Design sdram_logger, start of the top module:
module sdram_logger (
    input         clk,           
    input         rst_n,         
    input  [23:0] timestamp,     
    input  [79:0] geig_data,     
    input  [79:0] mag_data,      
    input         next_byte,     
    input  [15:0] sdram_dq_in,   
    output [15:0] sdram_dq_out,  
    output        sdram_dq_oe,   
    output [12:0] sdram_a,
    output [1:0]  sdram_ba,
    output        sdram_clk_en,
    output        sdram_cke,
    output        sdram_cs,
    output        sdram_ras,
    output        sdram_cas,
    output        sdram_we,
    output        sdram_dqml,
    output        sdram_dqmu,
    output [7:0]  byte_out       
);
Size in the first run: roughly 3100 cells after synthesis, roughly 250 I/O pins, roughly 33000 um^2 of cells after synthesis.
==> flow/config.mk <==
export PLATFORM = sky130hd
export DESIGN_NAME = sdram_logger
export DESIGN_NICKNAME = sdram_logger
export VERILOG_FILES = /design/flow/design.v
export SDC_FILE = /design/flow/constraint.sdc
export NUM_CORES = 4
export LEC_CHECK = 0
export CAP_MARGIN = 20
export CORE_MARGIN = 2
export CORE_UTILIZATION = 55
export CTS_CLUSTER_DIAMETER = 400
export PLACE_DENSITY = 0.4
export SLEW_MARGIN = 20
==> flow/constraint.sdc <==
create_clock -name core_clock -period 11.7 [get_ports {clk}]
set_input_delay 2.3400 -clock core_clock [delete_from_list [all_inputs] [get_ports {clk}]]
set_output_delay 2.3400 -clock core_clock [all_outputs]
set_load 0.01 [all_outputs]
run.sh (not shown) runs the stock make flow with config.mk's settings and CLKGATE_MAP_FILE=.
Next try:
- CORE_UTILIZATION: 55 -> 67
- PLACE_DENSITY: 0.4 -> 0.39
- clock period: 11.7 -> 7.29 ns (I/O delays scaled with it)
Result: Now the flow produced a layout that fails on negative setup slack. Clock skew increases by 0.0094 ns. Flip-flop count does not change. Routed wire length increases by 5.1%. Design area increases by 1.2%. Total power increases by about 60%. Global-route usage increases by 8.3 points. Sequential power increases by about 60%. Synthesized area does not change.
Next try:
- CORE_UTILIZATION: 67 -> 55
- CTS_CLUSTER_DIAMETER: 400 -> default
- PLACE_DENSITY: 0.39 -> default
- clock period: 7.29 -> 13.1 ns (I/O delays scaled with it)
=> The new run passed the timing, design-rule and antenna checks; clock power shrinks by 41%; non-clock buffer count shrinks by 89; worst setup slack is better by 1.1 ns; core utilization shrinks by 16 points.

========
sdram_logger again, from the RTL that the note above started with.
Settings: LEC_CHECK=0, CAP_MARGIN=20, CORE_MARGIN=2, CORE_UTILIZATION=71, CTS_CLUSTER_SIZE=36, SLEW_MARGIN=20; clock period 10.6 ns.
The first run finished with timing, DRC and antenna clean.
==> next run, changes <==
- CORE_UTILIZATION: 71 -> 58
- CTS_CLUSTER_SIZE: 36 -> not set
- clock period: 10.6 -> 7.25 ns (I/O delays scaled with it)
Effect: The new run reached the layout checks and failed them: negative setup slack. Core utilization went down by 14 points. Synthesized area stays the same. Sequential cell count is unchanged.
==> next run, changes <==
- CAP_MARGIN: 20 -> 15
- CORE_UTILIZATION: 58 -> 71
- CTS_CLUSTER_DIAMETER: not set -> 29
- CTS_CLUSTER_SIZE: not set -> 33
- HOLD_SLACK_MARGIN: not set -> -0.08
- SETUP_SLACK_MARGIN: not set -> 0.95
The changed run reached the layout checks and failed them: negative setup slack.
Worst setup slack degrades by 130 ps.
Global-route usage grows by 17 points.
Sequential cell count stays the same.
Power grows by 35%.
Register-to-register slack improves by 330 ps.
First-iteration DRC count grows to 2.6 times its value.
Routed wire length grows by 41%.
Non-clock buffer count grows by 66.
Final area grows by about 9%.
Cell count grows by about 0.8%.
==> next run, changes <==
- CORE_UTILIZATION: 71 -> 72
- CTS_CLUSTER_DIAMETER: 29 -> not set
- HOLD_SLACK_MARGIN: -0.08 -> not set
Result: The new run finished but failed the layout checks on negative setup slack. Total power is lower by 27%. Setup slack improved by 180 ps. Routed wire length is lower by 18%. Synthesized area does not change. Sequential cell count is unchanged. Cell area is lower by 6.6%. Synthesized cell count is unchanged. Die size is lower by 1.4%.
==> next run, changes <==
- CORE_UTILIZATION: 72 -> 70
- CTS_CLUSTER_DIAMETER: not set -> 29
- SETUP_SLACK_MARGIN: 0.95 -> 1.92
What happened: The new run aborted during global routing (5_1_grt) on GRT-0232; synthesized area is unchanged; die size rises by 2.8%; synthesized cell count does not change.
==> next run, changes <==
- ABC_AREA: not set -> 0
- CELL_PAD_IN_SITES_DETAIL_PLACEMENT: not set -> 0
- CELL_PAD_IN_SITES_GLOBAL_PLACEMENT: not set -> 0
- CORE_ASPECT_RATIO: not set -> 0.92
- CORE_UTILIZATION: 70 -> 72
- CTS_CLUSTER_DIAMETER: 29 -> not set
- CTS_CLUSTER_SIZE: 33 -> 37
- GPL_ROUTABILITY_DRIVEN: not set -> 1
- HOLD_SLACK_MARGIN: not set -> -0.09
- MAX_ROUTING_LAYER: not set -> met5
- PLACE_DENSITY: not set -> 0.66
- SETUP_SLACK_MARGIN: 1.92 -> -0.01
Outcome: The new run completed and failed the layout checks on negative setup slack; synthesized cell count is unchanged; die area is lower by a few percent; synthesized area stays the same.

========
## run A
Starting RTL as in the previous note.
export LEC_CHECK = 0
export CAP_MARGIN = 20
export CORE_MARGIN = 2
export CORE_UTILIZATION = 66
export CTS_CLUSTER_DIAMETER = 388
export PLACE_DENSITY = 0.35
export SLEW_MARGIN = 20
create_clock -name core_clock -period 7.29 [get_ports {clk}]
[run A] flow finished | final checks: failed | reasons: negative setup slack
## Diff of input files: run B against run A
- CTS_CLUSTER_DIAMETER: 388 -> unset
- CORE_UTILIZATION: 66 -> 40
- SETUP_SLACK_MARGIN: unset -> 3.61
- PLACE_DENSITY: 0.35 -> unset
- the clock period (ns, I/O delays scaled along): 7.29 -> 13.1
==> comparison <==
- Run B: flow completed, timing, DRC and antenna clean
- In run A the implementation ran to completion but is not tape-out ready, as the final checks report negative setup slack.
- Floorplan die area for run B is higher than for run A.
- Setup slack in run B is larger than in run A.
- Compared with run A, in run B first-iteration DRC count down 1,083; combinational-cell power consumption shows a reduction of about 46%; delay of the slowest critical-path stage higher.
- The more densely filled core belongs to run A, not run B.
- Total power shrinks by more than a quarter when moving from run A to run B.
No activity file was given, so power comes from the tool's default toggle rates.
